oak:
## fadd_sub
module fadd_sub(
  input logic        clk_i,
  input logic [31:0] operand_a,
  input logic [31:0] operand_b,
  output logic[31:0] result_o
);
Size in the first run: roughly 66 flip-flops, ~10000 um2 of cells after synthesis.
Settings: LEC_CHECK=0, CAP_MARGIN=15, CORE_MARGIN=2, CORE_UTILIZATION=72, CTS_CLUSTER_DIAMETER=45, CTS_CLUSTER_SIZE=33, MAX_ROUTING_LAYER=met5, SETUP_SLACK_MARGIN=-0.12, SLEW_MARGIN=35, TNS_END_PERCENT=5; clock period 9.84 ns.
run.sh (not shown) runs the stock make flow with config.mk's settings and CLKGATE_MAP_FILE=.
Seen in the log of oak: GRT-0232 during global routing (5_1_grt), after which the run never completed.
#### Input delta (pine over oak)
Settings: clearing CTS_CLUSTER_DIAMETER, which used to be 45; swapping 72 for 58 in CORE_UTILIZATION; swapping 33 for 62 in CTS_CLUSTER_SIZE; swapping 5 for 95 in TNS_END_PERCENT; clearing SETUP_SLACK_MARGIN, which used to be -0.12; swapping 9.84 for 8.98 in the clock period (ns, I/O delays scaled along).
### Flow results
Setup slack after placement: oak and pine compared, lower one is pine. The lower starting density of the core of oak and pine is in pine. For total instance count after detailed placement, dividing the value from oak by the value from pine gives 0.897. Against oak, pine comes in 16% lower on global placement routability congestion. Ran to the end and failed final checks on setup timing: pine. [pine] total die size rose 23% relative to oak.
Here is what was changed in the inputs of birch compared with pine.
Settings: SETUP_SLACK_MARGIN newly set to -0.12; CORE_UTILIZATION changed from 58 to 66; CTS_CLUSTER_DIAMETER newly set to 45; the clock period (ns, I/O delays scaled along) changed from 8.98 to 9.84.
Results
birch: complete, dirty (setup timing). Vias: birch below pine. Highest cell delay on the worst timing path for birch is higher than for pine. birch vs pine — total die size dropped by more than 10%. Min number of endpoints failing setup at the final stage across birch and pine: birch. In birch the highest net fanout along the worst path turned out 4 higher than in pine. Cell with the largest stage delay on the worst path = sky130_fd_sc_hd__mux4_2: birch; cell with the largest stage delay on the worst path = sky130_fd_sc_hd__or4_4: pine. Changes observed in birch relative to pine: routed wire length decreased by 9.5% relative to the old numbers, post-route worst setup slack increased by 710 ps relative to the old numbers. Summary of the comparison: met3 demand-to-capacity share in global routing is higher in birch, relative to pine.
--- input diff birch..maple ---
Settings: SETUP_SLACK_MARGIN: -0.12 -> 2.54; CTS_CLUSTER_DIAMETER: 45 -> 381; PLACE_DENSITY_LB_ADDON: unset -> 0.01; CORE_UTILIZATION: 66 -> 72; CTS_CLUSTER_SIZE: 62 -> 36; the clock period (ns, I/O delays scaled along): 9.84 -> 9.66.
Floorplan die width, maple vs birch: down by a few percent. Distinct cell type count of the synthesized netlist: maple vs birch identical. From birch to maple the numbers moved as follows: HPWL reported at the end of detailed placement higher; die area decreased 8.1%; core outline area went down by 1300 um2. Status: maple FAILED at global routing (5_1_grt) (tool error).
Relative to maple, the following input files were edited for cedar:
Settings: clearing TNS_END_PERCENT, which used to be 95; clearing MAX_ROUTING_LAYER, which used to be met5; clearing SETUP_SLACK_MARGIN, which used to be 2.54; swapping 15 for 20 in CAP_MARGIN; clearing CTS_CLUSTER_SIZE, which used to be 36; clearing PLACE_DENSITY_LB_ADDON, which used to be 0.01; clearing CTS_CLUSTER_DIAMETER, which used to be 381; swapping 35 for 20 in SLEW_MARGIN; swapping 72 for 40 in CORE_UTILIZATION; swapping 9.66 for 12.0 in the clock period (ns, I/O delays scaled along).
Results
cedar: no failed stages, no open violations at the end. Compared with maple, width of the chip in cedar increased by more than a quarter. When the final numbers for maple and cedar were put side by side, the floorplan row count turned out to be greater in cedar. Summary — cell count after placement, cedar relative to maple: higher, by about 5.4%. Diff cedar..maple | number of H-tree branching levels | unchanged. The full die area of cedar exceeds that of maple by about 80%. On initial cell density of the core: between maple and cedar, it ends up higher for maple. | post-synthesis instance total | maple vs cedar | ≈ equal |. Diff maple -> cedar: area share of and/or/nand/nor cells after synthesis neither gained nor lost much, placeable core area has increased. Number of buffers inserted to repair setup after CTS was lower in cedar than in maple.

* * *

Setup of run A:
Starting RTL as in the previous note.
Settings: LEC_CHECK=0, ABC_AREA=1, CAP_MARGIN=20, CORE_MARGIN=2, CORE_UTILIZATION=68, CTS_CLUSTER_DIAMETER=222, CTS_CLUSTER_SIZE=96, PLACE_DENSITY=0.37, SETUP_SLACK_MARGIN=-0.29, SLEW_MARGIN=20; clock period 8.32 ns.
Run A had finished all stages when the layout checks came back failing, citing setup timing.
Relative to run A, the following input files were edited for run B:
diff --git a/flow/config.mk b/flow/config.mk
--- a/flow/config.mk
+++ b/flow/config.mk
@@ -8 +7,0 @@
-export ABC_AREA = 1
@@ -11,5 +10,2 @@
-export CORE_UTILIZATION = 68
-export CTS_CLUSTER_DIAMETER = 222
-export CTS_CLUSTER_SIZE = 96
-export PLACE_DENSITY = 0.37
-export SETUP_SLACK_MARGIN = -0.29
+export CORE_UTILIZATION = 70
+export CTS_CLUSTER_SIZE = 41
@@ -16,0 +13 @@
+export TNS_END_PERCENT = 5
==> flow/constraint.sdc <==
create_clock -name core_clock -period 10.1 [get_ports {clk_i}]
set_input_delay 2.0200 -clock core_clock [delete_from_list [all_inputs] [get_ports {clk_i}]]
set_output_delay 2.0200 -clock core_clock [all_outputs]
set_load 0.01 [all_outputs]
### Flow results
What the final checks of run B revealed, after a flow that finished every stage, was a layout that fails on setup timing. Number of buffers and inverters on the critical path: higher on run A. Global-route usage: run A and run B compared, lower one is run A. When the final numbers for run A and run B were put side by side, the register area share after synthesis turned out to be smaller in run A. When run B is set beside run A, its wire length of the first global-routing pass turns out to be about 3.5% smaller. Run A was larger in final cell area than run B. The static power due to leakage of run B was superior to that of run A. Critical path startpoint: a_exponent[6]$_SDFF_PN0_ -> run A, a_exponent[0]$_DFF_P_ -> run B.
> inputs changed (run B -> run C)
diff --git a/flow/config.mk b/flow/config.mk
--- a/flow/config.mk
+++ b/flow/config.mk
@@ -11 +11,2 @@
-export CTS_CLUSTER_SIZE = 41
+export CTS_CLUSTER_DIAMETER = 205
+export CTS_CLUSTER_SIZE = 36
@@ -13 +13,0 @@
-export TNS_END_PERCENT = 5
==> flow/constraint.sdc <==
create_clock -name core_clock -period 9.44 [get_ports {clk_i}]
set_input_delay 1.8880 -clock core_clock [delete_from_list [all_inputs] [get_ports {clk_i}]]
set_output_delay 1.8880 -clock core_clock [all_outputs]
set_load 0.01 [all_outputs]
Findings:
- No final results exist for run C, since it was stopped by error GRT-0116 during 5_1_grt.
- As far as area fraction in compound gates goes, run B and run C are indistinguishable; the numbers are identical.
- Final RePlAce weighted congestion, run C and run B: higher on run C
- Run C — area of placed instances 7.9% higher, run B as reference
- Re core area: no difference whatsoever between run C and run B.
- Number of buffers inserted during clock tree synthesis: run B vs run C identical
- Run C vs run B, quantity of gates resized following cts went up by about 200%.
Modified inputs, run D compared to run C
diff --git a/flow/config.mk b/flow/config.mk
--- a/flow/config.mk
+++ b/flow/config.mk
@@ -10,3 +10 @@
-export CORE_UTILIZATION = 70
-export CTS_CLUSTER_DIAMETER = 205
-export CTS_CLUSTER_SIZE = 36
+export CORE_UTILIZATION = 46
==> flow/constraint.sdc <==
create_clock -name core_clock -period 11.7 [get_ports {clk_i}]
set_input_delay 2.3400 -clock core_clock [delete_from_list [all_inputs] [get_ports {clk_i}]]
set_output_delay 2.3400 -clock core_clock [all_outputs]
set_load 0.01 [all_outputs]
Results
Per the final summary, run D finished and its layout is clean on timing, DRC and antenna.
Comparing run C against run D, there is no change at all in post-synthesis share of cell area spent on and-or and or-and gates.
Comparing run D and run C, the lower worst-case setup slack after placement was measured on run C.
Number of cells in the design after placement (run D vs. run C) decreases by a few percent
Lower height of the die among run D and run C: run C
Run D: half-perimeter wire length after detailed placement about 2.2% below run C
Input-level comparison between run E and run D:
diff --git a/flow/config.mk b/flow/config.mk
--- a/flow/config.mk
+++ b/flow/config.mk
@@ -10 +10 @@
-export CORE_UTILIZATION = 46
+export CORE_UTILIZATION = 23
==> flow/constraint.sdc <==
create_clock -name core_clock -period 18.6 [get_ports {clk_i}]
set_input_delay 3.7200 -clock core_clock [delete_from_list [all_inputs] [get_ports {clk_i}]]
set_output_delay 3.7200 -clock core_clock [all_outputs]
set_load 0.01 [all_outputs]
Notes after the runs:
- Run E ran to completion and came out clean on the timing, DRC and antenna checks.
- Run D: all stages complete, timing, DRC and antenna checks passed
- Between run E and run D, it is run E whose vertical die size is higher, by about 40%.
- Per the comparison of run E with run D, final cell count went up by 283, highest fanout seen on the critical path increased 56, hold slack increased by 1370 ps relative to the old numbers.

* * *

== v5 ==
The RTL this note starts from:
==> flow/design.v <==
/*verilator lint_off UNUSEDSIGNAL*/
/*verilator lint_off MULTITOP*/
/*verilator lint_off WIDTH*//*verilator lint_off LATCH*/
module fadd_sub(
  input logic        clk_i,
  input logic [31:0] operand_a,
  input logic [31:0] operand_b,
  output logic[31:0] result_o
);
  logic [7:0]  a_exponent, b_exponent;             
  logic [7:0]  result_exponent;
  logic [23:0] a_mantissa, b_mantissa;             
  logic [24:0] result_mantissa;
  logic        a_sign, b_sign, result_sign;        
  logic [23:0] tmp_mantissa;
  logic [7:0]  in_e, out_e;
  logic [24:0] in_m, out_m;
  logic [7:0]  diff;
always_ff@(posedge(clk_i))
begin
  a_sign <= operand_a[31];
  b_sign <= operand_b[31];
  if(operand_a[30:23]==0)
    begin
      a_exponent <= (operand_a[22:0] != 0)? 8'b00000001 : 8'b00000000;
      a_mantissa <= {1'b0,operand_a[22:0]};
    end
  else
    begin
      a_exponent <= operand_a[30:23];
      a_mantissa <= {1'b1,operand_a[22:0]};
    end
  if(operand_b[30:23]==0)
    begin
      b_exponent <= (operand_b[22:0] != 0)? 8'b00000001 : 8'b00000000;
      b_mantissa <= {1'b0,operand_b[22:0]};
    end
  else
    begin
      b_exponent <= operand_b[30:23];
      b_mantissa <= {1'b1,operand_b[22:0]};
    end
end
always_comb
begin
  diff         = 8'd0;
  tmp_mantissa = 24'd0;
  if(a_exponent == b_exponent)
    begin
      result_exponent = a_exponent;
      if(a_sign == b_sign)                                                     
        begin
          result_sign           = a_sign;
          result_mantissa       = a_mantissa + b_mantissa;
        end
      else                                                                    
        begin
          if(a_mantissa > b_mantissa)
            begin
              result_sign     = a_sign;
              result_mantissa = a_mantissa - b_mantissa;
            end
          else
            begin
              result_sign     = b_sign;
              result_mantissa = b_mantissa - a_mantissa;
            end
        end
    end
  else                                                                               
    begin
      if(a_exponent > b_exponent)
        begin
          result_sign     = a_sign;
          result_exponent = a_exponent;
          diff            = a_exponent - b_exponent;
          tmp_mantissa    = b_mantissa >> diff;
          if(a_sign == b_sign)
            result_mantissa = a_mantissa + tmp_mantissa;
          else
            result_mantissa = a_mantissa - tmp_mantissa;
        end
      else
        begin
          result_sign      = b_sign;
          result_exponent  = b_exponent;
          diff             = b_exponent - a_exponent;
          tmp_mantissa     = a_mantissa >> diff;
          if(a_sign == b_sign)
            result_mantissa  = b_mantissa + tmp_mantissa;
          else
            result_mantissa  = b_mantissa - tmp_mantissa;
        end
    end
  if(result_mantissa[24]==1)
    begin
      result_exponent = result_exponent + 8'd1;
      result_mantissa = result_mantissa >> 1;
    end
  result_o = {result_sign, result_exponent, result_mantissa[22:0]};
end
endmodule
==> flow/config.mk <==
export PLATFORM = sky130hd
export DESIGN_NAME = fadd_sub
export DESIGN_NICKNAME = fadd_sub
export VERILOG_FILES = /design/flow/design.v
export SDC_FILE = /design/flow/constraint.sdc
export NUM_CORES = 4
export LEC_CHECK = 0
export ABC_AREA = 1
export CAP_MARGIN = 20
export CORE_MARGIN = 2
export CORE_UTILIZATION = 72
export CTS_CLUSTER_DIAMETER = 358
export CTS_CLUSTER_SIZE = 95
export PLACE_DENSITY = 0.41
export SLEW_MARGIN = 20
export TNS_END_PERCENT = 10
==> flow/constraint.sdc <==
create_clock -name core_clock -period 3.69 [get_ports {clk_i}]
set_input_delay 0.7380 -clock core_clock [delete_from_list [all_inputs] [get_ports {clk_i}]]
set_output_delay 0.7380 -clock core_clock [all_outputs]
set_load 0.01 [all_outputs]
Seen in the log of v5: DPL-0038 during 3_5_place_dp, after which the run never completed.
[inputs] v48 vs v5
Settings: ABC_AREA: 1 -> unset; CORE_UTILIZATION: 72 -> 65; TNS_END_PERCENT: 10 -> unset; CTS_CLUSTER_SIZE: 95 -> unset; PLACE_DENSITY: 0.41 -> unset; CTS_CLUSTER_DIAMETER: 358 -> unset; SETUP_SLACK_MARGIN: unset -> -0.13; the clock period (ns, I/O delays scaled along): 3.69 -> 10.1.
Notes after the runs:
FAIL for each of v5 and v48. The final report for v48 shows a completed flow and a layout that fails verification, specifically negative setup slack. When the final numbers for v5 and v48 were put side by side, the die area turned out to be greater in v48. v48: count of instantiated cells in the yosys netlist is 28% lower than what v5 reported. Changes observed in v48 relative to v5: post-synthesis xor/xnor area fraction lost 2.0 points; chip area estimate from yosys synthesis went down by about 7%. Per the comparison of v48 with v5, multiplexer area fraction after synthesis has increased; fraction of the mapped netlist area in simple logic gates has decreased.
Here is what was changed in the inputs of v52 compared with v48.
Settings: removing SETUP_SLACK_MARGIN (formerly -0.13); changing CORE_UTILIZATION from 65 to 40; changing the clock period (ns, I/O delays scaled along) from 10.1 to 11.7.
## What came out
- v52 closes out successfully: all stages finished, all timing, DRC and antenna checks passed.
- Looking at top routing layer in use, the met4 result is from v52; the met5 one comes from v48.
- Run comparison: v52 capture point of the critical path result_o[2]; v48 capture point of the critical path result_o[1]
- Part of the power in the clock network in v52 vs v48: up 1.7 points
- Compared with v48, in v52 power in combinational cells went down about 22%, total non-filler cell area in the finished layout now sits lower, wire length of the first global-routing pass dropped 1.0%, wire length decreased about 3.7%, per-cell via count in the routed design dropped 0.90.
Modified inputs, v22 compared to v52
Settings: CORE_UTILIZATION: 40 -> 65; the clock period (ns, I/O delays scaled along): 11.7 -> 9.44.
### Flow results
Among v52 and v22, the run that stopped before the end is v22, and it is the only one.
FAIL v22 @ 5_1_grt: tool exited with error
Summary: total die area, v22 better than v52
Final weighted congestion of routability-driven global placement went up by more than 10% going from v52 to v22.
As far as number of H-tree branching levels goes, v22 and v52 are indistinguishable; the numbers are identical.
Re number of rows created at floorplan: v22 is 13 down on v52.
v22 against v52: summed standard-cell area reported by yosys saw little to no change; worst slack at placement went down by 1.15 ns.
Input changes introduced in v34 (baseline for comparison: v22):
Settings: changing CORE_UTILIZATION from 65 to 43; setting CELL_PAD_IN_SITES_GLOBAL_PLACEMENT to 1 for the first time; changing the clock period (ns, I/O delays scaled along) from 9.44 to 12.0.
Findings:
The final layout from v34, which completed every stage, passed the timing, DRC and antenna checks at the end of the flow.
Diff v34..v22 | post-synthesis chip area from yosys | unchanged
[compare] base=v22 new=v34: die span in y shows an increase of 22%, core box area saw an increase, row count increased 10, area fraction in mux cells barely changed, number of flops mapped to enable cells by yosys neither gained nor lost much.
Compared with v22, in v34 final weighted congestion in routability-driven placement moved down, cell area reported after detailed placement went down.
Looking at number of cells in the design after placement, v34 sits about 4% below v22.
Number of cells upsized or downsized after cts (v34 over v22): decrease, 226
The run showing the greater floorplan die area is v34.
> inputs changed (v34 -> v21)
Settings: CTS_CLUSTER_SIZE now 100, previously not set; CTS_CLUSTER_DIAMETER now 187, previously not set; CORE_UTILIZATION now 40, was 43; CORE_MARGIN now 7, was 2; CELL_PAD_IN_SITES_GLOBAL_PLACEMENT no longer set, was 1; TNS_END_PERCENT now 15, previously not set.
## What came out
- The minimum period implied by the final worst setup slack reported for v21 is greater than that of v34 by 0.050 ns.
- v21 supports a lower top clock frequency than v34.
- Per the comparison of v21 with v34, footprint of the flip-flops and latches flat, combinational share of power dropped 0.4 points, power share of the clock group increased by 0.3 points relative to the old numbers, post-route worst hold slack lost 0.0050 ns, number of ordinary and repair buffers in the finished layout has decreased.
- The worst slew margin relative to its limit number comes out higher for v21 vs v34.
- Comparing v21 against v34, there is no change at all in number of CTS-inserted buffers.
Power and IR drop assume default switching activity.
